===== design/flow/run.sh =====
#!/bin/bash
# the make line also repeats each setting of config.mk as NAME=value (left out here)
make -C /OpenROAD-flow-scripts/flow DESIGN_CONFIG=/design/flow/config.mk WORK_HOME=/design/flow/orfs CLKGATE_MAP_FILE= finish

===== design/flow/config.mk =====
export PLATFORM = sky130hd
export DESIGN_NAME = alu_top
export DESIGN_NICKNAME = alu_top
export VERILOG_FILES = /design/flow/design.v
export SDC_FILE = /design/flow/constraint.sdc
export NUM_CORES = 4
export LEC_CHECK = 0
export ABC_AREA = 1
export CAP_MARGIN = 15
export CELL_PAD_IN_SITES_GLOBAL_PLACEMENT = 0
export CORE_ASPECT_RATIO = 1.04
export CORE_MARGIN = 2
export CORE_UTILIZATION = 67
export CTS_CLUSTER_DIAMETER = 232
export CTS_CLUSTER_SIZE = 89
export PLACE_DENSITY = 0.62
export SETUP_SLACK_MARGIN = -2.0
export SLEW_MARGIN = 40
export TNS_END_PERCENT = 5

===== design/flow/constraint.sdc =====
create_clock -name core_clock -period 21.0 [get_ports {clk}]
set_input_delay 4.2000 -clock core_clock [delete_from_list [all_inputs] [get_ports {clk}]]
set_output_delay 4.2000 -clock core_clock [all_outputs]
set_load 0.01 [all_outputs]

===== design/flow/design.v =====
module alu_top (
    input             clk,
    input      [7:0]  a,
    input      [7:0]  b,
    input      [3:0]  sel,
    output reg [15:0] out
);
    reg  [7:0]  a_q, b_q;
    reg  [3:0]  sel_q;
    wire [15:0] alu_out;
    always @(posedge clk) begin
        a_q   <= a;
        b_q   <= b;
        sel_q <= sel;
        out   <= alu_out;
    end
    alu u_alu (.a(a_q), .b(b_q), .sel(sel_q), .out(alu_out));
endmodule

`timescale 1ns / 1ps
module alu(
    input [7:0] a,b,
    input [3:0] sel,
    output reg [15:0] out
    );
    always@(*)
        begin
            case(sel)
                4'b0000 : out=a+b;
                4'b0001 : out=a+1;
                4'b0010 : out=a-b;
                4'b0011 : out=a*b;
                4'b0100 : out=(b==0) ? 16'd0 : a/b;
                4'b0101 : out=(b==0) ? 16'd0 : a%b;
                4'b0110 : out=a&b;
                4'b0111 : out=a|b;
                4'b1000 : out=~(a&b);
                4'b1001 : out=~(a|b);
                4'b1010 : out=a^b;
                default: out=0;
            endcase        
        end    
endmodule

==> results of run 1 <==
[per-stage QoR]
stage / TNS [ps] / utilization / setup WS (ps) / std cells / area [µm²]
floorplan: -36760 / - / -2390 / 1614 / 10800
detailed placement: -40580 / 0.901 / -2610 / 2162 / 13800
global placement: -17160 / 0.900 / -1120 / 2162 / 13800
CTS: -30800 / 0.922 / -2000 / 2178 / 14100
[what timing repair did]
item / 4_1_cts
pin swaps: 29
resized: 33
buffers inserted: 9
endpoints found under the setup margin: 16
[layer usage]
| layer | GRT usage | overflow |
|---|---|---|
| met5 | 0.241 | 0 |
| met4 | 0.811 | 20 |
| met3 | 0.595 | 1 |
| met2 | 0.938 | 35 |
| met1 | 0.740 | 0 |
==> ds_physical_params.txt, run 1 <==
Summary of implementation characteristics

Parameter                              Value

Outcome
  Outcome .................. stopped before the end
  Halt point of the flow .................. 5_1_grt
  First Err .................. [ERROR GRT-0232] Routing congestion too high. Check the congestion heatmap in the GUI.

Yosys
  Async S/R FF share, synth .................. 0
  Most common cell in the synthesized netlist .................. nand2_1
  Number of instances in the synthesized netlist .................. 1607
  Total cells reported by yosys after synthesis .................. 1607
  Area of the mapped netlist .................. 10500 µm²
  Combinational family with the most area after synthesis .................. simple AND/OR/NAND/NOR gates
  XOR/XNOR share of the synthesized area .................. 0.0550
  Area fraction in compound gates .................. 0.150
  Arithmetic-cell share of the synthesized area counting full adders, half adders and majority gates .................. 0.277
  Cell type with the largest total area after synthesis .................. ha_1
  Avg Cell Area, Syn .................. 6.54 µm²
  Synth top cells by count .................. 354 x nand2_1, 279 x inv_1, 170 x ha_1
  Main flop type .................. dfxtp_1
  Fraction of post-synthesis cell area in the top cell type by area .................. 0.202
  Ranking of synthesized cells by area .................. ha_1 20%, nand2_1 13%, inv_1 10%
  Share of synthesized area spent on multiplexers .................. 0
  Simple-gate share of the synthesized area .................. 0.324
  Number of synthesis warnings .................. 2
  Post-synth tally of flip-flops with integrated enable .................. 0
  Post-synth seq share .................. 0.0686
  Total cell area reported by yosys after synthesis .................. 10500 µm²
  Flops out of synthesis .................. 36
  Unique masters post-synth .................. 62

Clock tree
  Number of buffers inserted by hold repair at cts .................. 0
  Root buf cell .................. clkbuf_16
  Max H-tree Level .................. 2
  Deepest clock path buffer count .................. 2
  Number of clock buffers inserted by TritonCTS .................. 5
  CTS sink cnt .................. 36

Floorplanning
  Die boundary width .................. 127 µm
  Die height .................. 132 µm
  Area of the placeable core .................. 15300 µm²
  Floorplan Utilization .................. 0.687
  Chip footprint .................. 16700 µm²
  Number of core rows .................. 46
  Io pins .................. 37

Global routing
  Total routing usage reported by global routing .................. 0.761
  Overflow left after global routing .................. 56

Placed design
  Global placer's final weighted congestion .................. 0.995
  Quantity of I/O buffers inserted on ports .................. 36
  Detailed placement HPWL .................. 29.8 mm
==> inputs of run 2 (changes only) <==
ABC_AREA = default   (was 1)
CAP_MARGIN = 20   (was 15)
CELL_PAD_IN_SITES_DETAIL_PLACEMENT = 1   (was default)
CELL_PAD_IN_SITES_GLOBAL_PLACEMENT = default   (was 0)
CORE_ASPECT_RATIO = default   (was 1.04)
CORE_UTILIZATION = 40   (was 67)
CTS_CLUSTER_DIAMETER = default   (was 232)
CTS_CLUSTER_SIZE = 62   (was 89)
MAX_ROUTING_LAYER = met4   (was default)
MIN_ROUTING_LAYER = met1   (was default)
PLACE_DENSITY = default   (was 0.62)
SETUP_SLACK_MARGIN = default   (was -2.0)
SLEW_MARGIN = 20   (was 40)
TNS_END_PERCENT = default   (was 5)
clock period = 32.0 ns   (was 21.0 ns; I/O delays follow)
==> ds_physical_params.txt, run 2 <==
Characteristics after synthesis and place and route

Parameter                              Value

Global routing
  Initial antenna violation count .................. 1
  Maximum number of pins on one net before global-route repair .................. 29
  Overflow left after global routing .................. 0
  Via count of the first global-routing pass .................. 11400
  Total routing usage reported by global routing .................. 0.281
  Wire length of the first global-routing pass .................. 61.4 mm
  Met3 GRT Util .................. 0.0262
  Met1 track demand over resource .................. 0.370
  Global route hottest layer .................. met2
  Grt met2 use .................. 0.455

Floorplanning
  Area of the placeable core .................. 26000 µm²
  Number of core rows .................. 59
  Die height .................. 166 µm
  Floorplan Utilization .................. 0.405
  Chip footprint .................. 27600 µm²
  Io pins .................. 37
  Die boundary width .................. 166 µm

Min path
  Startpoint of the tightest hold check path .................. sel_q[0]
  Number of cells on the worst hold path .................. 3
  Sink of the worst hold path .................. out[0]
  Hold WC Path Type .................. register to register

Final timing
  Final critical path time including I/O delays and setup .................. 30430 ps
  Number of endpoints with negative hold slack in the final report .................. 0
  Final worst path period share .................. 0.951
  Timing-limited maximum frequency .................. 32.9 MHz
  Tightest slew margin relative to the limit .................. 0.318
  Worst Setup Slack, final .................. 1570 ps
  Final Skew .................. 14.7 ps
  Worst-margin pin slew .................. 1020 ps
  Final Max Tran Viols .................. 0
  Final Setup Violations .................. 0
  Summed negative setup slack over all endpoints .................. 0 ps

Critical path
  WP depth .................. 135
  Most numerous cell on the critical path .................. o21a_1
  Slowest cell on crit path .................. or4_4
  Gate family responsible for the most delay along the worst path .................. AND-OR/OR-AND gates
  Critical path's largest stage delay .................. 640 ps
  Worst path bufs/invs .................. 7
  Worst endpoint required time .................. 32140 ps
  Worst setup startpoint .................. b_q[5]
  Timing endpoint of the critical path .................. out[10]
  RR Endpoint .................. out[10]
  Capturing element type of the critical path .................. register
  Crit Path Max Fanout .................. 12
  Worst reg-to-reg path cell count .................. 135
  Class of the most critical setup path .................. register to register
  Setup slack on the worst flop-to-flop path .................. 1570 ps
  Setup crit start kind .................. register
  CP Data Arrival Time .................. 30570 ps
  Origin of the critical flop-to-flop path .................. b_q[5]

Yosys
  Flops out of synthesis .................. 36
  Combinational family with the most area after synthesis .................. adder cells
  XOR/XNOR share of the synthesized area .................. 0.0557
  Total cells reported by yosys after synthesis .................. 1384
  Post-synth tally of flip-flops with integrated enable .................. 0
  Post-synth seq share .................. 0.0684
  Main flop type .................. dfxtp_1
  Fraction of post-synthesis cell area in the top cell type by area .................. 0.202
  Area of the mapped netlist .................. 10500 µm²
  Share of synthesized area spent on multiplexers .................. 0.0453
  Unique masters post-synth .................. 100
  Number of synthesis warnings .................. 2
  Area fraction in compound gates .................. 0.269
  Number of instances in the synthesized netlist .................. 1384
  Avg Cell Area, Syn .................. 7.61 µm²
  Simple-gate share of the synthesized area .................. 0.232
  Arithmetic-cell share of the synthesized area counting full adders, half adders and majority gates .................. 0.276
  Most common cell in the synthesized netlist .................. ha_1
  Synth top cells by count .................. 170 x ha_1, 156 x nor2_1, 108 x nand2_1
  Ranking of synthesized cells by area .................. ha_1 20%, fa_1 7.4%, dfxtp_1 6.8%
  Async S/R FF share, synth .................. 0
  Cell type with the largest total area after synthesis .................. ha_1
  Total cell area reported by yosys after synthesis .................. 10500 µm²

Drt
  Via density .................. 6.24
  Antenna Violating Nets Remaining .................. 0
  First-pass iteration count of the detailed router .................. 5
  Number of design rule violations left after detail routing .................. 0
  Violation count after the first detailed-routing iteration .................. 735
  Routed wirelength normalized by instance count .................. 22.1 µm
  Final routed wirelength across all metal layers .................. 39.2 mm
  Routed vias .................. 11100

Clock tree
  CTS tree .................. built
  Root buf cell .................. clkbuf_16
  Max H-tree Level .................. 2
  Clock transition at path regs .................. 70 ps
  Number of clock buffers inserted by TritonCTS .................. 5
  Worst-Skew Late Latency .................. 310 ps
  Deepest clock path buffer count .................. 2
  Number of buffers inserted by hold repair at cts .................. 0
  CTS sink cnt .................. 36

Layout
  Synth-to-Final Area Change .................. 13.4%
  Net count of the finished layout .................. 1666
  Area used by multi-input combinational logic .................. 9590 µm²
  Area taken by flip-flops and latches .................. 722 µm²
  Count of filler cells inserted in the layout .................. 3243
  Fin util .................. 0.460

Placed design
  Detailed placement HPWL .................. 30.7 mm
  Worst Setup Slack post-DPL .................. -1810 ps
  Global placer's final weighted congestion .................. 0.947
  Quantity of I/O buffers inserted on ports .................. 36

Outcome
  Outcome .................. timing/DRC/antenna clean

Job
  Number of maximum-capacitance violations .................. 0
  Number of warnings the tools reported .................. 45
run 2: routing by layer:
metal  up-vias  part of all wire
met4         0             0.029
met1      5464              0.45
li1       5191                 -
met5         -                 0
met2       328              0.46
met3        77             0.055
run 2: through the flow:
step | instance area [µm²] | hold slack [ps] | instances
after floorplan | 10600 | 555 | 1391
after global placement | 11400 | 760 | 1752
after detailed placement | 11400 | 764 | 1752
after CTS | 11600 | 766 | 1762
after global routing | 11900 | 848 | 1773
final | 11900 | 775 | 1773
run 2: repair_timing:
item	in CTS	in global routing
gates resized	12	58
pin swaps	1	12
gates cloned	0	1
endpoints found under the setup margin	16	16
setup buffers	2	9
run 2: area by class of cell:
class,count,share of cell area
antenna,1,0.000210
timing repair buffer,77,0.0563
inverter,98,0.0308
clock buffer,5,0.0105
tap,335,0.0351
sequential,36,0.0605
multi-input combinational,1218,0.803
clock inverter,3,0.00388
==> inputs of run 3 (changes only) <==
ABC_AREA = 1   (was default)
CAP_MARGIN = 15   (was 20)
CELL_PAD_IN_SITES_DETAIL_PLACEMENT = default   (was 1)
CELL_PAD_IN_SITES_GLOBAL_PLACEMENT = 0   (was default)
CORE_ASPECT_RATIO = 1.04   (was default)
CORE_UTILIZATION = 67   (was 40)
CTS_CLUSTER_DIAMETER = 232   (was default)
CTS_CLUSTER_SIZE = 89   (was 62)
MAX_ROUTING_LAYER = default   (was met4)
MIN_ROUTING_LAYER = default   (was met1)
PLACE_DENSITY = 0.62   (was default)
SLEW_MARGIN = 40   (was 20)
TNS_END_PERCENT = 60   (was default)
clock period = 27.0 ns   (was 32.0 ns; I/O delays follow)
==> ds_physical_params.txt, run 3 <==
Characteristics after synthesis and place and route

Parameter                              Value

Critical path
  RR Endpoint .................. out[11]
  Gate family responsible for the most delay along the worst path .................. simple AND/OR/NAND/NOR gates
  Class of the most critical setup path .................. register to register
  Worst reg-to-reg path cell count .................. 191
  Worst endpoint required time .................. 27230 ps
  Worst setup startpoint .................. a_q[1]
  CP Data Arrival Time .................. 25330 ps
  Setup slack on the worst flop-to-flop path .................. 1910 ps
  Timing endpoint of the critical path .................. out[11]
  Crit Path Max Fanout .................. 18
  Capturing element type of the critical path .................. register
  Setup crit start kind .................. register
  Most numerous cell on the critical path .................. nand2_1
  Critical path's largest stage delay .................. 350 ps
  WP depth .................. 191
  Slowest cell on crit path .................. ha_1
  Worst path bufs/invs .................. 26
  Origin of the critical flop-to-flop path .................. a_q[1]

Final timing
  Final critical path time including I/O delays and setup .................. 25090 ps
  Final Max Tran Viols .................. 0
  Hold WS .................. 717 ps
  Final worst path period share .................. 0.929
  Number of endpoints with negative hold slack in the final report .................. 0
  Final Skew .................. 14.1 ps
  Tightest slew margin relative to the limit .................. 0.428
  Worst-margin pin slew .................. 858 ps
  Timing-limited maximum frequency .................. 39.8 MHz
  Final Setup Violations .................. 0

Global routing
  Global route hottest layer .................. met2
  Met3 GRT Util .................. 0.0434
  Overflow left after global routing .................. 0
  Total routing usage reported by global routing .................. 0.334
  Met1 track demand over resource .................. 0.446
  Grt met2 use .................. 0.556
  Via count of the first global-routing pass .................. 9687
  Wire length of the first global-routing pass .................. 46.0 mm
  Maximum number of pins on one net before global-route repair .................. 22
  Initial antenna violation count .................. 1

Clock tree
  Deepest clock path buffer count .................. 2
  Number of clock buffers inserted by TritonCTS .................. 5
  Clock transition at path regs .................. 70 ps
  Number of buffers inserted by hold repair at cts .................. 0
  Max H-tree Level .................. 2
  Worst-Skew Late Latency .................. 300 ps
  Root buf cell .................. clkbuf_16
  CTS tree .................. built
  CTS sink cnt .................. 36

Yosys
  Most common cell in the synthesized netlist .................. nand2_1
  Post-synth seq share .................. 0.0686
  Avg Cell Area, Syn .................. 6.54 µm²
  Cell type with the largest total area after synthesis .................. ha_1
  Unique masters post-synth .................. 62
  Total cell area reported by yosys after synthesis .................. 10500 µm²
  Fraction of post-synthesis cell area in the top cell type by area .................. 0.202
  Combinational family with the most area after synthesis .................. simple AND/OR/NAND/NOR gates
  Main flop type .................. dfxtp_1
  Post-synth tally of flip-flops with integrated enable .................. 0
  Simple-gate share of the synthesized area .................. 0.324
  XOR/XNOR share of the synthesized area .................. 0.0550
  Ranking of synthesized cells by area .................. ha_1 20%, nand2_1 13%, inv_1 10%
  Area fraction in compound gates .................. 0.150
  Share of synthesized area spent on multiplexers .................. 0
  Synth top cells by count .................. 354 x nand2_1, 279 x inv_1, 170 x ha_1
  Number of synthesis warnings .................. 2
  Async S/R FF share, synth .................. 0
  Flops out of synthesis .................. 36
  Number of instances in the synthesized netlist .................. 1607
  Arithmetic-cell share of the synthesized area counting full adders, half adders and majority gates .................. 0.277
  Area of the mapped netlist .................. 10500 µm²
  Total cells reported by yosys after synthesis .................. 1607

Placed design
  Quantity of I/O buffers inserted on ports .................. 36
  Global placer's final weighted congestion .................. 0.987
  Detailed placement HPWL .................. 22.9 mm
  Cell count after placement .................. 1839
  Post-Place Cell Area .................. 11200 µm²

Floorplanning
  Area of the placeable core .................. 15300 µm²
  Die boundary width .................. 127 µm
  Die height .................. 132 µm
  Io pins .................. 37
  Floorplan Utilization .................. 0.687
  Chip footprint .................. 16700 µm²
  Number of core rows .................. 46

Drt
  Routed wirelength normalized by instance count .................. 15.4 µm
  First-pass iteration count of the detailed router .................. 5
  Antenna Violating Nets Remaining .................. 0
  Number of design rule violations left after detail routing .................. 0
  Via density .................. 5.67
  Final routed wirelength across all metal layers .................. 29.0 mm
  Routed vias .................. 10700
  Violation count after the first detailed-routing iteration .................. 790

Min path
  Startpoint of the tightest hold check path .................. sel_q[2]
  Number of cells on the worst hold path .................. 4
  Hold WC Path Type .................. register to register
  Sink of the worst hold path .................. out[0]

Job
  Number of warnings the tools reported .................. 47
  Number of maximum-capacitance violations .................. 0

Layout
  Fin util .................. 0.774
  Net count of the finished layout .................. 1917
  Final Cell Area .................. 11900 µm²
  Synth-to-Final Area Change .................. 12.7%
  Count of placed standard cells in the final layout, fillers left out .................. 1881

Outcome
  Outcome .................. timing/DRC/antenna clean
-- run 3: through the flow --
stage	TNS (ps)	setup slack [ps]
2_1_floorplan	0	2100
3_3_place_gp	0	507
3_5_place_dp	-2400	-303
4_1_cts	0	87.9
5_1_grt	-4250	-466
6_report	0	1910
-- run 3: area by class of cell --
type                            count  area (µm²)
Timing Repair Buffer               98         826
Clock inverter                      3        42.5
Sequential cell                    36         721
Inverter                          298        1140
Clock buffer                        5         125
Multi-Input combinational cell   1248        8750
Tap cell                          192         240
Antenna cell                        1        2.50
Fill cell                        1265        3460
-- run 3: per-layer routing --
| layer | routed length (µm) | up-vias |
|---|---|---|
| li1 | - | 5354 |
| met1 | 12400 | 4818 |
| met2 | 13300 | 404 |
| met3 | 2300 | 88 |
| met4 | 971 | 0 |
| met5 | 0 | - |
-- run 3: what timing repair did --
| action | CTS | global route |
|---|---|---|
| pin swaps | 0 | 20 |
| endpoints found under the setup margin | 16 | 16 |
| gates resized | 3 | 64 |
| buffers inserted | 0 | 33 |
| hold endpoints to repair | 0 | 0 |
==> inputs of run 4 (changes only) <==
ABC_AREA = default   (was 1)
CAP_MARGIN = 20   (was 15)
CELL_PAD_IN_SITES_GLOBAL_PLACEMENT = default   (was 0)
CORE_ASPECT_RATIO = default   (was 1.04)
CORE_UTILIZATION = 72   (was 67)
CTS_CLUSTER_DIAMETER = 44   (was 232)
CTS_CLUSTER_SIZE = default   (was 89)
PLACE_DENSITY = default   (was 0.62)
PLACE_DENSITY_LB_ADDON = 0.28   (was default)
SETUP_SLACK_MARGIN = -2.0   (was default)
SLEW_MARGIN = 20   (was 40)
TNS_END_PERCENT = default   (was 60)
clock period = 24.5 ns   (was 27.0 ns; I/O delays follow)
==> ds_physical_params.txt, run 4 <==
Summary of implementation characteristics

Parameter                              Value

Yosys
  Arithmetic-cell share of the synthesized area counting full adders, half adders and majority gates .................. 0.276
  Main flop type .................. dfxtp_1
  Area of the mapped netlist .................. 10500 µm²
  Flops out of synthesis .................. 36
  Ranking of synthesized cells by area .................. ha_1 20%, fa_1 7.4%, dfxtp_1 6.8%
  Simple-gate share of the synthesized area .................. 0.232
  Post-synth tally of flip-flops with integrated enable .................. 0
  Area fraction in compound gates .................. 0.269
  Total cells reported by yosys after synthesis .................. 1384
  Total cell area reported by yosys after synthesis .................. 10500 µm²
  Combinational family with the most area after synthesis .................. adder cells
  Avg Cell Area, Syn .................. 7.61 µm²
  Synth top cells by count .................. 170 x ha_1, 156 x nor2_1, 108 x nand2_1
  Number of synthesis warnings .................. 2
  Share of synthesized area spent on multiplexers .................. 0.0453
  Cell type with the largest total area after synthesis .................. ha_1
  XOR/XNOR share of the synthesized area .................. 0.0557
  Number of instances in the synthesized netlist .................. 1384
  Fraction of post-synthesis cell area in the top cell type by area .................. 0.202
  Most common cell in the synthesized netlist .................. ha_1
  Post-synth seq share .................. 0.0684
  Unique masters post-synth .................. 100
  Async S/R FF share, synth .................. 0

Outcome
  Outcome .................. stopped before the end
  First Err .................. [ERROR DPL-0038] Utilization greater than 100%, impossible to legalize
  Halt point of the flow .................. 4_1_cts

Placed design
  Quantity of I/O buffers inserted on ports .................. 36
  Detailed placement HPWL .................. 38.3 mm
  Cell count after placement .................. 1878
  Global placer's final weighted congestion .................. 1.02
  Post-Place Cell Area .................. 13700 µm²

Floorplanning
  Floorplan Utilization .................. 0.730
  Die boundary width .................. 125 µm
  Die height .................. 125 µm
  Area of the placeable core .................. 14400 µm²
  Io pins .................. 37
  Chip footprint .................. 15600 µm²
  Number of core rows .................. 44
-- run 4: per-stage QoR --
step | TNS, ps | utilization | hold WS, ps | setup slack (ps)
floorplan | -31070 | - | 548 | -2040
global placement | -12590 | 0.947 | 695 | -1020
detailed placement | -56010 | 0.947 | 710 | -3850
==> inputs of run 5 (changes only) <==
ABC_AREA = 1   (was default)
CAP_MARGIN = 0   (was 20)
CTS_CLUSTER_DIAMETER = 373   (was 44)
CTS_CLUSTER_SIZE = 11   (was default)
HOLD_SLACK_MARGIN = -0.08   (was default)
PLACE_DENSITY = 0.44   (was default)
PLACE_DENSITY_LB_ADDON = default   (was 0.28)
SETUP_SLACK_MARGIN = default   (was -2.0)
TNS_END_PERCENT = 5   (was default)
clock period = 21.9 ns   (was 24.5 ns; I/O delays follow)
==> ds_physical_params.txt, run 5 <==
Summary of implementation characteristics

Parameter                              Value

Yosys
  Avg Cell Area, Syn .................. 6.54 µm²
  Share of synthesized area spent on multiplexers .................. 0
  Fraction of post-synthesis cell area in the top cell type by area .................. 0.202
  Number of synthesis warnings .................. 2
  XOR/XNOR share of the synthesized area .................. 0.0550
  Main flop type .................. dfxtp_1
  Total cell area reported by yosys after synthesis .................. 10500 µm²
  Unique masters post-synth .................. 62
  Post-synth tally of flip-flops with integrated enable .................. 0
  Async S/R FF share, synth .................. 0
  Area of the mapped netlist .................. 10500 µm²
  Combinational family with the most area after synthesis .................. simple AND/OR/NAND/NOR gates
  Simple-gate share of the synthesized area .................. 0.324
  Cell type with the largest total area after synthesis .................. ha_1
  Synth top cells by count .................. 354 x nand2_1, 279 x inv_1, 170 x ha_1
  Post-synth seq share .................. 0.0686
  Ranking of synthesized cells by area .................. ha_1 20%, nand2_1 13%, inv_1 10%
  Flops out of synthesis .................. 36
  Area fraction in compound gates .................. 0.150
  Most common cell in the synthesized netlist .................. nand2_1
  Number of instances in the synthesized netlist .................. 1607
  Arithmetic-cell share of the synthesized area counting full adders, half adders and majority gates .................. 0.277
  Total cells reported by yosys after synthesis .................. 1607

Clock tree
  Number of clock buffers inserted by TritonCTS .................. 5
  CTS sink cnt .................. 36
  Root buf cell .................. clkbuf_16
  Max H-tree Level .................. 2
  Deepest clock path buffer count .................. 2

Floorplanning
  Floorplan Utilization .................. 0.729
  Die height .................. 125 µm
  Chip footprint .................. 15600 µm²
  Number of core rows .................. 44
  Area of the placeable core .................. 14400 µm²
  Die boundary width .................. 125 µm
  Io pins .................. 37

Placed design
  Post-Place Cell Area .................. 13300 µm²
  Quantity of I/O buffers inserted on ports .................. 36
  Detailed placement HPWL .................. 30.2 mm
  Global placer's final weighted congestion .................. 1.06
  Worst Setup Slack post-DPL .................. -2100 ps
  Cell count after placement .................. 2093

Outcome
  Halt point of the flow .................. 5_1_grt
  First Err .................. [ERROR DPL-0038] Utilization greater than 100%, impossible to legalize
  Outcome .................. stopped before the end
[run 5: repair_timing]
| action | 4_1_cts |
|---|---|
| setup buffers | 4 |
| pin swaps | 14 |
| hold buffers | 0 |
| endpoints found under the setup margin | 16 |
| resized | 21 |
==> inputs of run 6 (changes only) <==
ABC_AREA = default   (was 1)
CELL_PAD_IN_SITES_GLOBAL_PLACEMENT = 0   (was default)
CORE_ASPECT_RATIO = 0.91   (was default)
CTS_CLUSTER_DIAMETER = 212   (was 373)
CTS_CLUSTER_SIZE = 91   (was 11)
HOLD_SLACK_MARGIN = default   (was -0.08)
PLACE_DENSITY = default   (was 0.44)
PLACE_DENSITY_LB_ADDON = 0.1   (was default)
SETUP_SLACK_MARGIN = 3.69   (was default)
SLEW_MARGIN = 40   (was 20)
clock period = 27.0 ns   (was 21.9 ns; I/O delays follow)
==> ds_physical_params.txt, run 6 <==
Summary of implementation characteristics

Parameter                              Value

Yosys
  Number of synthesis warnings .................. 2
  Arithmetic-cell share of the synthesized area counting full adders, half adders and majority gates .................. 0.276
  Post-synth tally of flip-flops with integrated enable .................. 0
  Simple-gate share of the synthesized area .................. 0.232
  Area fraction in compound gates .................. 0.269
  Area of the mapped netlist .................. 10500 µm²
  Share of synthesized area spent on multiplexers .................. 0.0453
  Main flop type .................. dfxtp_1
  Fraction of post-synthesis cell area in the top cell type by area .................. 0.202
  Total cell area reported by yosys after synthesis .................. 10500 µm²
  Post-synth seq share .................. 0.0684
  Unique masters post-synth .................. 100
  Synth top cells by count .................. 170 x ha_1, 156 x nor2_1, 108 x nand2_1
  XOR/XNOR share of the synthesized area .................. 0.0557
  Async S/R FF share, synth .................. 0
  Ranking of synthesized cells by area .................. ha_1 20%, fa_1 7.4%, dfxtp_1 6.8%
  Flops out of synthesis .................. 36
  Combinational family with the most area after synthesis .................. adder cells
  Most common cell in the synthesized netlist .................. ha_1
  Total cells reported by yosys after synthesis .................. 1384
  Cell type with the largest total area after synthesis .................. ha_1
  Number of instances in the synthesized netlist .................. 1384
  Avg Cell Area, Syn .................. 7.61 µm²

Global routing
  Overflow left after global routing .................. 352
  Total routing usage reported by global routing .................. 0.902

Clock tree
  Root buf cell .................. clkbuf_16
  Number of clock buffers inserted by TritonCTS .................. 5
  Max H-tree Level .................. 2
  Number of buffers inserted by hold repair at cts .................. 0
  CTS sink cnt .................. 36
  Deepest clock path buffer count .................. 2

Placed design
  Detailed placement HPWL .................. 26.5 mm
  Global placer's final weighted congestion .................. 1.01
  Quantity of I/O buffers inserted on ports .................. 36
  Worst Setup Slack post-DPL .................. -1040 ps
  Cell count after placement .................. 1658

Floorplanning
  Area of the placeable core .................. 14400 µm²
  Die height .................. 119 µm
  Floorplan Utilization .................. 0.731
  Chip footprint .................. 15600 µm²
  Number of core rows .................. 42
  Io pins .................. 37
  Die boundary width .................. 131 µm

Outcome
  First Err .................. [ERROR GRT-0232] Routing congestion too high. Check the congestion heatmap in the GUI.
  Halt point of the flow .................. 5_1_grt
  Outcome .................. stopped before the end
run 6: layer usage:
| metal | GRT usage | GRT overflow |
|---|---|---|
| met5 | 0.446 | 1 |
| met2 | 1.04 | 209 |
| met1 | 0.873 | 4 |
| met3 | 0.782 | 4 |
| met4 | 0.961 | 134 |
run 6: through the flow:
| stage | hold WS, ps | cell area [µm²] | util | setup TNS [ps] |
|---|---|---|---|---|
| detailed placement | 724 | 11900 | 0.824 | -12780 |
| floorplan | 555 | 10900 | - | 0 |
| CTS | 735 | 13000 | 0.905 | 0 |
| global placement | 690 | 11900 | 0.823 | -104 |
run 6: what timing repair did:
item	CTS
cloned	2
resized	72
endpoints found under the setup margin	16
pin swaps	80
buffers inserted	86
==> inputs of run 7 (changes only) <==
CELL_PAD_IN_SITES_DETAIL_PLACEMENT = 1   (was default)
CELL_PAD_IN_SITES_GLOBAL_PLACEMENT = 2   (was 0)
CORE_ASPECT_RATIO = 1.14   (was 0.91)
CORE_MARGIN = 3   (was 2)
CORE_UTILIZATION = 47   (was 72)
CTS_CLUSTER_DIAMETER = default   (was 212)
CTS_CLUSTER_SIZE = 51   (was 91)
GPL_TIMING_DRIVEN = 0   (was default)
MAX_ROUTING_LAYER = met4   (was default)
MIN_ROUTING_LAYER = met2   (was default)
PLACE_DENSITY_LB_ADDON = 0.02   (was 0.1)
SETUP_SLACK_MARGIN = default   (was 3.69)
SLEW_MARGIN = 20   (was 40)
TNS_END_PERCENT = default   (was 5)
clock period = 32.0 ns   (was 27.0 ns; I/O delays follow)
==> ds_physical_params.txt, run 7 <==
Characteristics after synthesis and place and route

Parameter                              Value

Outcome
  Outcome .................. timing/DRC/antenna clean

Final timing
  Final Setup Violations .................. 0
  Worst Setup Slack, final .................. 1170 ps
  Final worst path period share .................. 0.963
  Final Max Tran Viols .................. 0
  Final Skew .................. 19.1 ps
  Worst-margin pin slew .................. 1200 ps
  Timing-limited maximum frequency .................. 32.4 MHz
  Hold WS .................. 763 ps
  Final critical path time including I/O delays and setup .................. 30830 ps
  Number of endpoints with negative hold slack in the final report .................. 0
  Tightest slew margin relative to the limit .................. 0.193

Drt
  Number of design rule violations left after detail routing .................. 0
  Routed vias .................. 15600
  Via density .................. 8.72
  First-pass iteration count of the detailed router .................. 12
  Antenna Violating Nets Remaining .................. 0
  Final routed wirelength across all metal layers .................. 39.7 mm
  Routed wirelength normalized by instance count .................. 22.2 µm
  Violation count after the first detailed-routing iteration .................. 3396

Critical path
  Worst setup startpoint .................. b_q[5]
  Capturing element type of the critical path .................. register
  Setup crit start kind .................. register
  Most numerous cell on the critical path .................. o21a_1
  CP Data Arrival Time .................. 31010 ps
  WP depth .................. 141
  Setup slack on the worst flop-to-flop path .................. 1170 ps
  Slowest cell on crit path .................. o41a_1
  Worst reg-to-reg path cell count .................. 141
  Worst path bufs/invs .................. 10
  Crit Path Max Fanout .................. 11
  Gate family responsible for the most delay along the worst path .................. AND-OR/OR-AND gates
  Critical path's largest stage delay .................. 570 ps
  Timing endpoint of the critical path .................. out[11]
  RR Endpoint .................. out[11]
  Worst endpoint required time .................. 32190 ps
  Class of the most critical setup path .................. register to register
  Origin of the critical flop-to-flop path .................. b_q[5]

Yosys
  Post-synth tally of flip-flops with integrated enable .................. 0
  Total cells reported by yosys after synthesis .................. 1384
  Post-synth seq share .................. 0.0684
  Number of synthesis warnings .................. 2
  Ranking of synthesized cells by area .................. ha_1 20%, fa_1 7.4%, dfxtp_1 6.8%
  Number of instances in the synthesized netlist .................. 1384
  Synth top cells by count .................. 170 x ha_1, 156 x nor2_1, 108 x nand2_1
  Cell type with the largest total area after synthesis .................. ha_1
  XOR/XNOR share of the synthesized area .................. 0.0557
  Async S/R FF share, synth .................. 0
  Fraction of post-synthesis cell area in the top cell type by area .................. 0.202
  Main flop type .................. dfxtp_1
  Area of the mapped netlist .................. 10500 µm²
  Share of synthesized area spent on multiplexers .................. 0.0453
  Avg Cell Area, Syn .................. 7.61 µm²
  Simple-gate share of the synthesized area .................. 0.232
  Unique masters post-synth .................. 100
  Arithmetic-cell share of the synthesized area counting full adders, half adders and majority gates .................. 0.276
  Area fraction in compound gates .................. 0.269
  Most common cell in the synthesized netlist .................. ha_1
  Combinational family with the most area after synthesis .................. adder cells
  Flops out of synthesis .................. 36
  Total cell area reported by yosys after synthesis .................. 10500 µm²

Clock tree
  Worst-Skew Late Latency .................. 310 ps
  CTS sink cnt .................. 36
  CTS tree .................. built
  Number of clock buffers inserted by TritonCTS .................. 5
  Clock transition at path regs .................. 80 ps
  Max H-tree Level .................. 2
  Root buf cell .................. clkbuf_16
  Deepest clock path buffer count .................. 2

Global routing
  Maximum number of pins on one net before global-route repair .................. 22
  Total routing usage reported by global routing .................. 0.491
  Initial antenna violation count .................. 1
  Overflow left after global routing .................. 0
  Via count of the first global-routing pass .................. 16900
  Wire length of the first global-routing pass .................. 61.9 mm

Layout
  Count of filler cells inserted in the layout .................. 2746
  Net count of the finished layout .................. 1715
  Fin util .................. 0.571
  Count of placed standard cells in the final layout, fillers left out .................. 1787
  Synth-to-Final Area Change .................. 17.6%

Floorplanning
  Die height .................. 166 µm
  Die boundary width .................. 146 µm
  Chip footprint .................. 24200 µm²
  Io pins .................. 37
  Floorplan Utilization .................. 0.486
  Number of core rows .................. 57
  Area of the placeable core .................. 21700 µm²

Min path
  Hold WC Path Type .................. register to register
  Sink of the worst hold path .................. out[0]
  Startpoint of the tightest hold check path .................. sel_q[3]
  Number of cells on the worst hold path .................. 3

Placed design
  Cell count after placement .................. 1722
  Worst Setup Slack post-DPL .................. -5990 ps
  Quantity of I/O buffers inserted on ports .................. 36
  Global placer's final weighted congestion .................. 0.934
  Detailed placement HPWL .................. 29.2 mm

Job
  Number of maximum-capacitance violations .................. 0
  Number of warnings the tools reported .................. 45
-- run 7: repair_timing --
| action | CTS | global route |
|---|---|---|
| gates cloned | 2 | 1 |
| setup buffers | 13 | 36 |
| setup endpoints to repair | 16 | 16 |
| hold buffers | 0 | 0 |
| gates resized | 54 | 89 |
| pin swaps | 7 | 31 |
| endpoints found under the hold margin | 0 | 0 |
-- run 7: layout make-up --
class,instances,area (µm²),share of cell area
timing repair inverter,2,10.0,0.000808
multi-input combinational,1218,9780,0.790
timing repair buffer,85,744,0.0601
antenna,6,15.0,0.00121
inverter,98,379,0.0306
clock buffer,5,125,0.0101
sequential,36,726,0.0586
tap,295,369,0.0298
buffer,39,209,0.0169
clock inverter,3,23.8,0.00192
-- run 7: per-layer routing --
metal,wire (µm),GRT usage
met2,19500,0.602
met5,0,-
met3,14900,0.601
met4,5270,0.0986
met1,0,-
-- run 7: per-stage QoR --
stage,area (µm²),TNS (ps)
2_1_floorplan,10600,0
3_3_place_gp,11300,-79770
3_5_place_dp,11300,-91820
4_1_cts,11700,0
5_1_grt,12400,-3610
6_report,12400,0
==> inputs of run 8 (changes only) <==
CAP_MARGIN = 20   (was 0)
CELL_PAD_IN_SITES_DETAIL_PLACEMENT = default   (was 1)
CELL_PAD_IN_SITES_GLOBAL_PLACEMENT = default   (was 2)
CORE_ASPECT_RATIO = default   (was 1.14)
CORE_MARGIN = 2   (was 3)
CORE_UTILIZATION = 72   (was 47)
CTS_CLUSTER_SIZE = default   (was 51)
GPL_TIMING_DRIVEN = default   (was 0)
MAX_ROUTING_LAYER = default   (was met4)
MIN_ROUTING_LAYER = default   (was met2)
PLACE_DENSITY = 0.39   (was default)
PLACE_DENSITY_LB_ADDON = default   (was 0.02)
clock period = 14.5 ns   (was 32.0 ns; I/O delays follow)
==> ds_physical_params.txt, run 8 <==
Summary of implementation characteristics

Parameter                              Value

Floorplanning
  Chip footprint .................. 15600 µm²
  Number of core rows .................. 44
  Die height .................. 125 µm
  Floorplan Utilization .................. 0.730
  Die boundary width .................. 125 µm
  Area of the placeable core .................. 14400 µm²
  Io pins .................. 37

Yosys
  Area of the mapped netlist .................. 10500 µm²
  Total cell area reported by yosys after synthesis .................. 10500 µm²
  Fraction of post-synthesis cell area in the top cell type by area .................. 0.202
  Synth top cells by count .................. 170 x ha_1, 156 x nor2_1, 108 x nand2_1
  Number of synthesis warnings .................. 2
  Area fraction in compound gates .................. 0.269
  Async S/R FF share, synth .................. 0
  Simple-gate share of the synthesized area .................. 0.232
  Unique masters post-synth .................. 100
  Main flop type .................. dfxtp_1
  Share of synthesized area spent on multiplexers .................. 0.0453
  Most common cell in the synthesized netlist .................. ha_1
  Flops out of synthesis .................. 36
  Avg Cell Area, Syn .................. 7.61 µm²
  Total cells reported by yosys after synthesis .................. 1384
  Cell type with the largest total area after synthesis .................. ha_1
  Ranking of synthesized cells by area .................. ha_1 20%, fa_1 7.4%, dfxtp_1 6.8%
  Arithmetic-cell share of the synthesized area counting full adders, half adders and majority gates .................. 0.276
  Post-synth seq share .................. 0.0684
  XOR/XNOR share of the synthesized area .................. 0.0557
  Post-synth tally of flip-flops with integrated enable .................. 0
  Combinational family with the most area after synthesis .................. adder cells
  Number of instances in the synthesized netlist .................. 1384

Placed design
  Global placer's final weighted congestion .................. 1.04
  Quantity of I/O buffers inserted on ports .................. 36

Outcome
  Outcome .................. stopped before the end
  Halt point of the flow .................. 3_5_place_dp
  First Err .................. [ERROR DPL-0038] Utilization greater than 100%, impossible to legalize
## run 8: stage by stage
stage,hold slack [ps],area (µm²),std cells
2_1_floorplan,548,11100,1391
3_3_place_gp,677,14500,1984
==> inputs of run 9 (changes only) <==
ABC_AREA = 0   (was default)
CAP_MARGIN = 5   (was 20)
CELL_PAD_IN_SITES_GLOBAL_PLACEMENT = 3   (was default)
CORE_ASPECT_RATIO = 1.42   (was default)
CORE_UTILIZATION = 51   (was 72)
CTS_CLUSTER_DIAMETER = 205   (was default)
CTS_CLUSTER_SIZE = 40   (was default)
GPL_ROUTABILITY_DRIVEN = 1   (was default)
MIN_ROUTING_LAYER = met1   (was default)
PLACE_DENSITY = default   (was 0.39)
SETUP_SLACK_MARGIN = -2.0   (was default)
SLEW_MARGIN = 5   (was 20)
clock period = 34.6 ns   (was 14.5 ns; I/O delays follow)
==> ds_physical_params.txt, run 9 <==
Summary of implementation characteristics

Parameter                              Value

Floorplanning
  Die boundary width .................. 125 µm
  Area of the placeable core .................. 20200 µm²
  Number of core rows .................. 62
  Chip footprint .................. 21800 µm²
  Floorplan Utilization .................. 0.520
  Die height .................. 175 µm

Yosys
  Fraction of post-synthesis cell area in the top cell type by area .................. 0.202
  Synth top cells by count .................. 170 x ha_1, 156 x nor2_1, 108 x nand2_1
  Number of instances in the synthesized netlist .................. 1384
  Share of synthesized area spent on multiplexers .................. 0.0453
  Post-synth tally of flip-flops with integrated enable .................. 0
  Ranking of synthesized cells by area .................. ha_1 20%, fa_1 7.4%, dfxtp_1 6.8%
  Unique masters post-synth .................. 100
  Most common cell in the synthesized netlist .................. ha_1
  Total cells reported by yosys after synthesis .................. 1384
  XOR/XNOR share of the synthesized area .................. 0.0557
  Simple-gate share of the synthesized area .................. 0.232
  Area fraction in compound gates .................. 0.269
  Flops out of synthesis .................. 36
  Number of synthesis warnings .................. 2
  Post-synth seq share .................. 0.0684
  Combinational family with the most area after synthesis .................. adder cells
  Area of the mapped netlist .................. 10500 µm²
  Async S/R FF share, synth .................. 0
  Arithmetic-cell share of the synthesized area counting full adders, half adders and majority gates .................. 0.276
  Avg Cell Area, Syn .................. 7.61 µm²
  Cell type with the largest total area after synthesis .................. ha_1
  Main flop type .................. dfxtp_1
  Total cell area reported by yosys after synthesis .................. 10500 µm²

Outcome
  Halt point of the flow .................. 3_1_place_gp_skip_io
  First Err .................. [ERROR GPL-0301] Utilization 113.338 % exceeds 100%.
  Outcome .................. stopped before the end
==> inputs of run 10 (changes only) <==
ABC_AREA = default   (was 0)
CAP_MARGIN = 15   (was 5)
CELL_PAD_IN_SITES_GLOBAL_PLACEMENT = 0   (was 3)
CORE_ASPECT_RATIO = 0.79   (was 1.42)
CORE_UTILIZATION = 26   (was 51)
CTS_CLUSTER_DIAMETER = 335   (was 205)
CTS_CLUSTER_SIZE = default   (was 40)
GPL_ROUTABILITY_DRIVEN = 0   (was 1)
MIN_ROUTING_LAYER = default   (was met1)
PLACE_DENSITY_LB_ADDON = 0.1   (was default)
SETUP_SLACK_MARGIN = default   (was -2.0)
SLEW_MARGIN = 40   (was 5)
TNS_END_PERCENT = 60   (was default)
clock period = 19.3 ns   (was 34.6 ns; I/O delays follow)
==> ds_physical_params.txt, run 10 <==
Characteristics after synthesis and place and route

Parameter                              Value

Critical path
  Gate family responsible for the most delay along the worst path .................. AND-OR/OR-AND gates
  Timing endpoint of the critical path .................. out[15]
  Critical path's largest stage delay .................. 500 ps
  WP depth .................. 149
  Class of the most critical setup path .................. register to register
  CP Data Arrival Time .................. 26330 ps
  Slowest cell on crit path .................. or4_1
  Worst reg-to-reg path cell count .................. 149
  Worst endpoint required time .................. 19530 ps
  RR Endpoint .................. out[15]
  Origin of the critical flop-to-flop path .................. b_q[0]
  Worst path bufs/invs .................. 26
  Worst setup startpoint .................. b_q[0]
  Crit Path Max Fanout .................. 7
  Setup slack on the worst flop-to-flop path .................. -6800 ps
  Most numerous cell on the critical path .................. buf_4
  Capturing element type of the critical path .................. register
  Setup crit start kind .................. register

Drt
  Via density .................. 4.97
  Antenna Violating Nets Remaining .................. 0
  Routed wirelength normalized by instance count .................. 17.8 µm
  Violation count after the first detailed-routing iteration .................. 757
  Number of design rule violations left after detail routing .................. 0
  Final routed wirelength across all metal layers .................. 45.4 mm
  First-pass iteration count of the detailed router .................. 5
  Routed vias .................. 12700
  Antenna Cells .................. 0

Final timing
  Tightest slew margin relative to the limit .................. 0.441
  Worst Setup Slack, final .................. -6800 ps
  Worst-margin pin slew .................. 838 ps
  Number of endpoints with negative hold slack in the final report .................. 0
  Final worst path period share .................. 1.35
  Final Max Tran Viols .................. 0
  Final Setup Violations .................. 16
  Final Skew .................. 14.8 ps
  Setup repair after global routing missed its margin .................. true
  Timing-limited maximum frequency .................. 38.3 MHz
  Final critical path time including I/O delays and setup .................. 26100 ps

Yosys
  Post-synth seq share .................. 0.0684
  Simple-gate share of the synthesized area .................. 0.232
  Number of instances in the synthesized netlist .................. 1384
  Total cell area reported by yosys after synthesis .................. 10500 µm²
  Unique masters post-synth .................. 100
  Synth top cells by count .................. 170 x ha_1, 156 x nor2_1, 108 x nand2_1
  Cell type with the largest total area after synthesis .................. ha_1
  Post-synth tally of flip-flops with integrated enable .................. 0
  Combinational family with the most area after synthesis .................. adder cells
  Arithmetic-cell share of the synthesized area counting full adders, half adders and majority gates .................. 0.276
  Avg Cell Area, Syn .................. 7.61 µm²
  Fraction of post-synthesis cell area in the top cell type by area .................. 0.202
  Share of synthesized area spent on multiplexers .................. 0.0453
  Number of synthesis warnings .................. 2
  Main flop type .................. dfxtp_1
  Area of the mapped netlist .................. 10500 µm²
  Area fraction in compound gates .................. 0.269
  Flops out of synthesis .................. 36
  Most common cell in the synthesized netlist .................. ha_1
  Async S/R FF share, synth .................. 0
  XOR/XNOR share of the synthesized area .................. 0.0557
  Total cells reported by yosys after synthesis .................. 1384
  Ranking of synthesized cells by area .................. ha_1 20%, fa_1 7.4%, dfxtp_1 6.8%

Global routing
  Wire length of the first global-routing pass .................. 69.7 mm
  Total routing usage reported by global routing .................. 0.210
  Initial antenna violation count .................. 0
  Overflow left after global routing .................. 0
  Via count of the first global-routing pass .................. 12300
  Maximum number of pins on one net before global-route repair .................. 29

Floorplanning
  Die boundary width .................. 230 µm
  Io pins .................. 37
  Chip footprint .................. 42100 µm²
  Die height .................. 183 µm
  Number of core rows .................. 65
  Area of the placeable core .................. 39900 µm²
  Floorplan Utilization .................. 0.264

Clock tree
  Clock transition at path regs .................. 70 ps
  Root buf cell .................. clkbuf_16
  Number of clock buffers inserted by TritonCTS .................. 5
  Number of buffers inserted by hold repair at cts .................. 0
  Max H-tree Level .................. 2
  CTS tree .................. built
  Worst-Skew Late Latency .................. 300 ps
  Deepest clock path buffer count .................. 2
  CTS sink cnt .................. 36

Min path
  Startpoint of the tightest hold check path .................. sel_q[0]
  Sink of the worst hold path .................. out[0]
  Number of cells on the worst hold path .................. 3
  Hold WC Path Type .................. register to register

Layout
  Fin util .................. 0.437
  Net count of the finished layout .................. 2248
  Synth-to-Final Area Change .................. 65.8%
  Count of placed standard cells in the final layout, fillers left out .................. 2555

Placed design
  Quantity of I/O buffers inserted on ports .................. 36
  Detailed placement HPWL .................. 34.3 mm
  Cell count after placement .................. 2358

Outcome
  Outcome .................. finished with violations
  Violated layout checks .................... setup timing

Job
  Number of warnings the tools reported .................. 48
  Number of maximum-capacitance violations .................. 0
[run 10: final cells by class]
| cell class | count | area [µm²] |
|---|---|---|
| Sequential cell | 36 | 727 |
| Clock inverter | 1 | 8.76 |
| Timing Repair Buffer | 660 | 5100 |
| Clock buffer | 7 | 133 |
| Inverter | 98 | 379 |
| Fill cell | 4007 | 22500 |
| Multi-Input combinational cell | 1217 | 10400 |
| Tap cell | 536 | 671 |
[run 10: what timing repair did]
action	in CTS	in global routing
gates cloned	0	0
resized	59	99
pin swaps	78	108
endpoints found under the setup margin	16	16
setup buffers	147	50
[run 10: per-layer routing]
metal | up-vias | global-route usage | wire [µm]
met3 | 36 | 0.0143 | 1650
met5 | - | 0 | 0
met4 | 0 | 0.0281 | 486
met2 | 252 | 0.322 | 19400
li1 | 6373 | - | -
met1 | 6028 | 0.324 | 23800
[run 10: metrics by stage]
stage          instance area, µm²  hold WS, ps  setup slack, ps  setup TNS (ps)
6_report                    17500          756            -6800         -107440
2_1_floorplan               11000          548            -7230         -114140
3_3_place_gp                15100          730            -7390         -113760
5_1_grt                     17500          800            -8090         -128180
4_1_cts                     16600          752            -6650         -104510
3_5_place_dp                15100          731            -7630         -118170
==> inputs of run 11 (changes only) <==
CAP_MARGIN = 20   (was 15)
CELL_PAD_IN_SITES_GLOBAL_PLACEMENT = default   (was 0)
CORE_ASPECT_RATIO = default   (was 0.79)
CORE_UTILIZATION = 19   (was 26)
CTS_CLUSTER_DIAMETER = default   (was 335)
GPL_ROUTABILITY_DRIVEN = default   (was 0)
PLACE_DENSITY_LB_ADDON = default   (was 0.1)
SLEW_MARGIN = 20   (was 40)
TNS_END_PERCENT = default   (was 60)
clock period = 34.3 ns   (was 19.3 ns; I/O delays follow)
==> ds_physical_params.txt, run 11 <==
Characteristics after synthesis and place and route

Parameter                              Value

Outcome
  Outcome .................. timing/DRC/antenna clean

Critical path
  Timing endpoint of the critical path .................. out[4]
  Worst path bufs/invs .................. 7
  Worst endpoint required time .................. 34410 ps
  Capturing element type of the critical path .................. register
  Setup crit start kind .................. register
  WP depth .................. 139
  Gate family responsible for the most delay along the worst path .................. AND-OR/OR-AND gates
  Origin of the critical flop-to-flop path .................. b_q[6]
  Setup slack on the worst flop-to-flop path .................. 2110 ps
  Slowest cell on crit path .................. or4_4
  Worst reg-to-reg path cell count .................. 139
  Worst setup startpoint .................. b_q[6]
  Class of the most critical setup path .................. register to register
  CP Data Arrival Time .................. 32300 ps
  Crit Path Max Fanout .................. 20
  Most numerous cell on the critical path .................. o21a_1
  RR Endpoint .................. out[4]
  Critical path's largest stage delay .................. 710 ps

Min path
  Hold WC Path Type .................. register to register
  Startpoint of the tightest hold check path .................. sel_q[0]
  Number of cells on the worst hold path .................. 3
  Sink of the worst hold path .................. out[0]

Drt
  Violation count after the first detailed-routing iteration .................. 945
  Antenna Cells .................. 0
  Routed vias .................. 10700
  Antenna Violating Nets Remaining .................. 0
  Final routed wirelength across all metal layers .................. 34.5 mm
  Routed wirelength normalized by instance count .................. 15.9 µm
  First-pass iteration count of the detailed router .................. 6
  Via density .................. 4.95
  Number of design rule violations left after detail routing .................. 0

Yosys
  Ranking of synthesized cells by area .................. ha_1 20%, fa_1 7.4%, dfxtp_1 6.8%
  Fraction of post-synthesis cell area in the top cell type by area .................. 0.202
  Cell type with the largest total area after synthesis .................. ha_1
  Unique masters post-synth .................. 100
  Number of synthesis warnings .................. 2
  XOR/XNOR share of the synthesized area .................. 0.0557
  Synth top cells by count .................. 170 x ha_1, 156 x nor2_1, 108 x nand2_1
  Share of synthesized area spent on multiplexers .................. 0.0453
  Post-synth seq share .................. 0.0684
  Avg Cell Area, Syn .................. 7.61 µm²
  Combinational family with the most area after synthesis .................. adder cells
  Flops out of synthesis .................. 36
  Async S/R FF share, synth .................. 0
  Main flop type .................. dfxtp_1
  Simple-gate share of the synthesized area .................. 0.232
  Arithmetic-cell share of the synthesized area counting full adders, half adders and majority gates .................. 0.276
  Total cell area reported by yosys after synthesis .................. 10500 µm²
  Most common cell in the synthesized netlist .................. ha_1
  Area of the mapped netlist .................. 10500 µm²
  Area fraction in compound gates .................. 0.269
  Post-synth tally of flip-flops with integrated enable .................. 0
  Total cells reported by yosys after synthesis .................. 1384
  Number of instances in the synthesized netlist .................. 1384

Global routing
  Via count of the first global-routing pass .................. 10200
  Overflow left after global routing .................. 0
  Total routing usage reported by global routing .................. 0.117
  Maximum number of pins on one net before global-route repair .................. 29
  Wire length of the first global-routing pass .................. 54.7 mm
  Initial antenna violation count .................. 0

Final timing
  Worst-margin pin slew .................. 877 ps
  Number of endpoints with negative hold slack in the final report .................. 0
  Final critical path time including I/O delays and setup .................. 32190 ps
  Hold WS .................. 792 ps
  Timing-limited maximum frequency .................. 31.1 MHz
  Final worst path period share .................. 0.938
  Final Max Tran Viols .................. 0
  Tightest slew margin relative to the limit .................. 0.414
  Summed negative setup slack over all endpoints .................. 0 ps
  Worst Setup Slack, final .................. 2110 ps
  Final Skew .................. 14.8 ps
  Final Setup Violations .................. 0

Placed design
  Cell count after placement .................. 2150
  Worst Setup Slack post-DPL .................. 240 ps
  Quantity of I/O buffers inserted on ports .................. 36
  Global placer's final weighted congestion .................. 0.916
  Detailed placement HPWL .................. 26.9 mm

Clock tree
  Deepest clock path buffer count .................. 2
  CTS sink cnt .................. 36
  Worst-Skew Late Latency .................. 300 ps
  Max H-tree Level .................. 2
  CTS tree .................. built
  Root buf cell .................. clkbuf_16
  Clock transition at path regs .................. 70 ps
  Number of clock buffers inserted by TritonCTS .................. 5

Job
  Number of warnings the tools reported .................. 45
  Number of maximum-capacitance violations .................. 0

Floorplanning
  Floorplan Utilization .................. 0.192
  Io pins .................. 37
  Number of core rows .................. 86
  Chip footprint .................. 57300 µm²
  Die boundary width .................. 239 µm
  Area of the placeable core .................. 55000 µm²
  Die height .................. 239 µm

Layout
  Net count of the finished layout .................. 1646
  Count of placed standard cells in the final layout, fillers left out .................. 2165
  Synth-to-Final Area Change .................. 14.5%
[run 11: repair_timing]
item | CTS | global route
hold buffers | 0 | 0
endpoints found under the setup margin | 0 | 16
gates resized | 0 | 26
setup buffers | 0 | 7
[run 11: area by class of cell]
cell class	instances	area, µm²
inverters	98	368
repair buffers	58	526
clock buffers	5	125
fillers	6059	42900
flip-flops and latches	36	723
clock inverters	3	18.8
multi-input cells	1217	9360
well taps	748	936
[run 11: through the flow]
stage / utilization / area (µm²)
after CTS: 0.217 / 11900
after global placement: 0.214 / 11800
after global routing: 0.219 / 12100
after detailed placement: 0.214 / 11800
after floorplan: - / 10600
final: 0.219 / 12100
[run 11: layer usage]
metal | up-vias | wire [µm] | GRT usage
met5 | - | 0 | 0
met4 | 0 | 780 | 0.0324
met3 | 55 | 1690 | 0.00691
met2 | 338 | 15800 | 0.196
met1 | 5164 | 16200 | 0.162
li1 | 5151 | - | -
==> inputs of run 12 (changes only) <==
ABC_AREA = 0   (was default)
CAP_MARGIN = 40   (was 20)
CELL_PAD_IN_SITES_DETAIL_PLACEMENT = 2   (was default)
CELL_PAD_IN_SITES_GLOBAL_PLACEMENT = 2   (was default)
CORE_ASPECT_RATIO = 1.52   (was default)
CORE_UTILIZATION = 55   (was 19)
GPL_ROUTABILITY_DRIVEN = 1   (was default)
GPL_TIMING_DRIVEN = 1   (was default)
MAX_ROUTING_LAYER = met4   (was default)
MIN_ROUTING_LAYER = met2   (was default)
PLACE_DENSITY_LB_ADDON = 0.06   (was default)
SLEW_MARGIN = 30   (was 20)
clock period = 53.1 ns   (was 34.3 ns; I/O delays follow)
==> ds_physical_params.txt, run 12 <==
Summary of implementation characteristics

Parameter                              Value

Yosys
  Unique masters post-synth .................. 100
  XOR/XNOR share of the synthesized area .................. 0.0557
  Arithmetic-cell share of the synthesized area counting full adders, half adders and majority gates .................. 0.276
  Cell type with the largest total area after synthesis .................. ha_1
  Number of synthesis warnings .................. 2
  Post-synth seq share .................. 0.0684
  Combinational family with the most area after synthesis .................. adder cells
  Most common cell in the synthesized netlist .................. ha_1
  Area of the mapped netlist .................. 10500 µm²
  Post-synth tally of flip-flops with integrated enable .................. 0
  Synth top cells by count .................. 170 x ha_1, 156 x nor2_1, 108 x nand2_1
  Number of instances in the synthesized netlist .................. 1384
  Simple-gate share of the synthesized area .................. 0.232
  Avg Cell Area, Syn .................. 7.61 µm²
  Fraction of post-synthesis cell area in the top cell type by area .................. 0.202
  Main flop type .................. dfxtp_1
  Flops out of synthesis .................. 36
  Total cells reported by yosys after synthesis .................. 1384
  Async S/R FF share, synth .................. 0
  Share of synthesized area spent on multiplexers .................. 0.0453
  Ranking of synthesized cells by area .................. ha_1 20%, fa_1 7.4%, dfxtp_1 6.8%
  Area fraction in compound gates .................. 0.269
  Total cell area reported by yosys after synthesis .................. 10500 µm²

Floorplanning
  Die boundary width .................. 116 µm
  Chip footprint .................. 20300 µm²
  Die height .................. 175 µm
  Number of core rows .................. 62
  Area of the placeable core .................. 18900 µm²
  Floorplan Utilization .................. 0.559

Outcome
  Outcome .................. stopped before the end
  First Err .................. [ERROR FLW-0024] Place density exceeds 1.0 (current PLACE_DENSITY_LB_ADDON =  0.06). Please check if the value of  PLACE_DENSITY_LB_ADDON is between 0 and 0.99.
  Halt point of the flow .................. 3_1_place_gp_skip_io
==> inputs of run 13 (changes only) <==
ABC_AREA = default   (was 0)
CAP_MARGIN = 15   (was 40)
CELL_PAD_IN_SITES_DETAIL_PLACEMENT = default   (was 2)
CELL_PAD_IN_SITES_GLOBAL_PLACEMENT = 0   (was 2)
CORE_ASPECT_RATIO = 0.79   (was 1.52)
CORE_UTILIZATION = 67   (was 55)
CTS_CLUSTER_SIZE = 91   (was default)
GPL_ROUTABILITY_DRIVEN = default   (was 1)
GPL_TIMING_DRIVEN = default   (was 1)
MAX_ROUTING_LAYER = default   (was met4)
MIN_ROUTING_LAYER = default   (was met2)
PLACE_DENSITY_LB_ADDON = 0.1   (was 0.06)
SETUP_SLACK_MARGIN = -2.0   (was default)
SLEW_MARGIN = 40   (was 30)
TNS_END_PERCENT = 60   (was default)
clock period = 27.0 ns   (was 53.1 ns; I/O delays follow)
==> ds_physical_params.txt, run 13 <==
Characteristics after synthesis and place and route

Parameter                              Value

Critical path
  Worst path bufs/invs .................. 11
  Slowest cell on crit path .................. a2111oi_2
  Crit Path Max Fanout .................. 6
  Capturing element type of the critical path .................. register
  Most numerous cell on the critical path .................. o21a_1
  Origin of the critical flop-to-flop path .................. b_q[0]
  Critical path's largest stage delay .................. 580 ps
  Worst endpoint required time .................. 27160 ps
  Timing endpoint of the critical path .................. out[10]
  Gate family responsible for the most delay along the worst path .................. AND-OR/OR-AND gates
  WP depth .................. 146
  Setup crit start kind .................. register
  CP Data Arrival Time .................. 28090 ps
  Class of the most critical setup path .................. register to register
  Worst setup startpoint .................. b_q[0]
  Setup slack on the worst flop-to-flop path .................. -930 ps
  Worst reg-to-reg path cell count .................. 146
  RR Endpoint .................. out[10]

Layout
  Synth-to-Final Area Change .................. 23.5%
  Net count of the finished layout .................. 1834

Floorplanning
  Area of the placeable core .................. 15300 µm²
  Number of core rows .................. 40
  Floorplan Utilization .................. 0.688
  Die boundary width .................. 145 µm
  Io pins .................. 37
  Chip footprint .................. 16700 µm²
  Die height .................. 115 µm

Min path
  Sink of the worst hold path .................. out[0]
  Startpoint of the tightest hold check path .................. sel_q[0]
  Number of cells on the worst hold path .................. 3
  Hold WC Path Type .................. register to register

Outcome
  Violated layout checks .................... setup timing
  Outcome .................. finished with violations

Yosys
  Post-synth tally of flip-flops with integrated enable .................. 0
  Fraction of post-synthesis cell area in the top cell type by area .................. 0.202
  Arithmetic-cell share of the synthesized area counting full adders, half adders and majority gates .................. 0.276
  Share of synthesized area spent on multiplexers .................. 0.0453
  Post-synth seq share .................. 0.0684
  Combinational family with the most area after synthesis .................. adder cells
  Area fraction in compound gates .................. 0.269
  Simple-gate share of the synthesized area .................. 0.232
  Total cell area reported by yosys after synthesis .................. 10500 µm²
  Synth top cells by count .................. 170 x ha_1, 156 x nor2_1, 108 x nand2_1
  Ranking of synthesized cells by area .................. ha_1 20%, fa_1 7.4%, dfxtp_1 6.8%
  Flops out of synthesis .................. 36
  Cell type with the largest total area after synthesis .................. ha_1
  Total cells reported by yosys after synthesis .................. 1384
  Avg Cell Area, Syn .................. 7.61 µm²
  Number of synthesis warnings .................. 2
  Unique masters post-synth .................. 100
  Area of the mapped netlist .................. 10500 µm²
  XOR/XNOR share of the synthesized area .................. 0.0557
  Main flop type .................. dfxtp_1
  Async S/R FF share, synth .................. 0
  Number of instances in the synthesized netlist .................. 1384
  Most common cell in the synthesized netlist .................. ha_1

Clock tree
  Number of clock buffers inserted by TritonCTS .................. 5
  Root buf cell .................. clkbuf_16
  Clock transition at path regs .................. 60 ps
  CTS tree .................. built
  Max H-tree Level .................. 2
  Worst-Skew Late Latency .................. 300 ps
  CTS sink cnt .................. 36
  Deepest clock path buffer count .................. 2

Drt
  Number of design rule violations left after detail routing .................. 0
  Final routed wirelength across all metal layers .................. 36.5 mm
  Antenna Violating Nets Remaining .................. 0
  Via density .................. 6.66
  First-pass iteration count of the detailed router .................. 7
  Violation count after the first detailed-routing iteration .................. 1583
  Met2 routed WL .................. 15.9 mm
  Topmost layer with routed signal wires .................. met4
  Antenna Cells .................. 0
  Routed wirelength normalized by instance count .................. 20.1 µm
  Detailed-route wire length on metal 1 .................. 14.7 mm
  Routed met3 length .................. 4.40 mm
  Routed vias .................. 12100

Placed design
  Worst Setup Slack post-DPL .................. -1790 ps
  Quantity of I/O buffers inserted on ports .................. 36
  Global placer's final weighted congestion .................. 0.996
  Detailed placement HPWL .................. 28.0 mm

Global routing
  Total routing usage reported by global routing .................. 0.423
  Initial antenna violation count .................. 0
  Maximum number of pins on one net before global-route repair .................. 29
  Via count of the first global-routing pass .................. 11600
  Overflow left after global routing .................. 0
  Wire length of the first global-routing pass .................. 57.6 mm

Final timing
  Hold WS .................. 775 ps
  Final Skew .................. 11.3 ps
  Timing-limited maximum frequency .................. 35.8 MHz
  Summed negative setup slack over all endpoints .................. -10090 ps
  Final Setup Violations .................. 16
  Worst Setup Slack, final .................. -933 ps
  Final worst path period share .................. 1.03
  Final critical path time including I/O delays and setup .................. 27930 ps
  Worst-margin pin slew .................. 925 ps
  Final Max Tran Viols .................. 0
  Tightest slew margin relative to the limit .................. 0.367
  Number of endpoints with negative hold slack in the final report .................. 0

Job
  Number of warnings the tools reported .................. 45
  Number of maximum-capacitance violations .................. 0
run 13: repair_timing:
action,4_1_cts,5_1_grt
setup endpoints to repair,0,16
hold buffers,0,0
setup buffers,0,7
gates resized,0,54
run 13: per-stage QoR:
step	area, µm²	instances	util
finish	13000	1815	0.850
CTS	12700	1809	0.831
floorplan	10600	1391	-
detailed placement	12600	1801	0.820
global placement	12600	1801	0.820
global route	13000	1815	0.850
run 13: final cells by class:
type | count | area [µm²]
clock inverters | 2 | 35.0
flip-flops and latches | 36 | 722
multi-input cells | 1217 | 9550
inverters | 98 | 373
clock buffers | 6 | 129
fillers | 949 | 2300
well taps | 210 | 263
repair buffers | 246 | 1940
run 13: layer usage:
metal | global-route usage | vias to the layer above
li1 | - | 5533
met1 | 0.549 | 5581
met2 | 0.698 | 801
met3 | 0.0878 | 166
met4 | 0.171 | 0
met5 | 0 | -
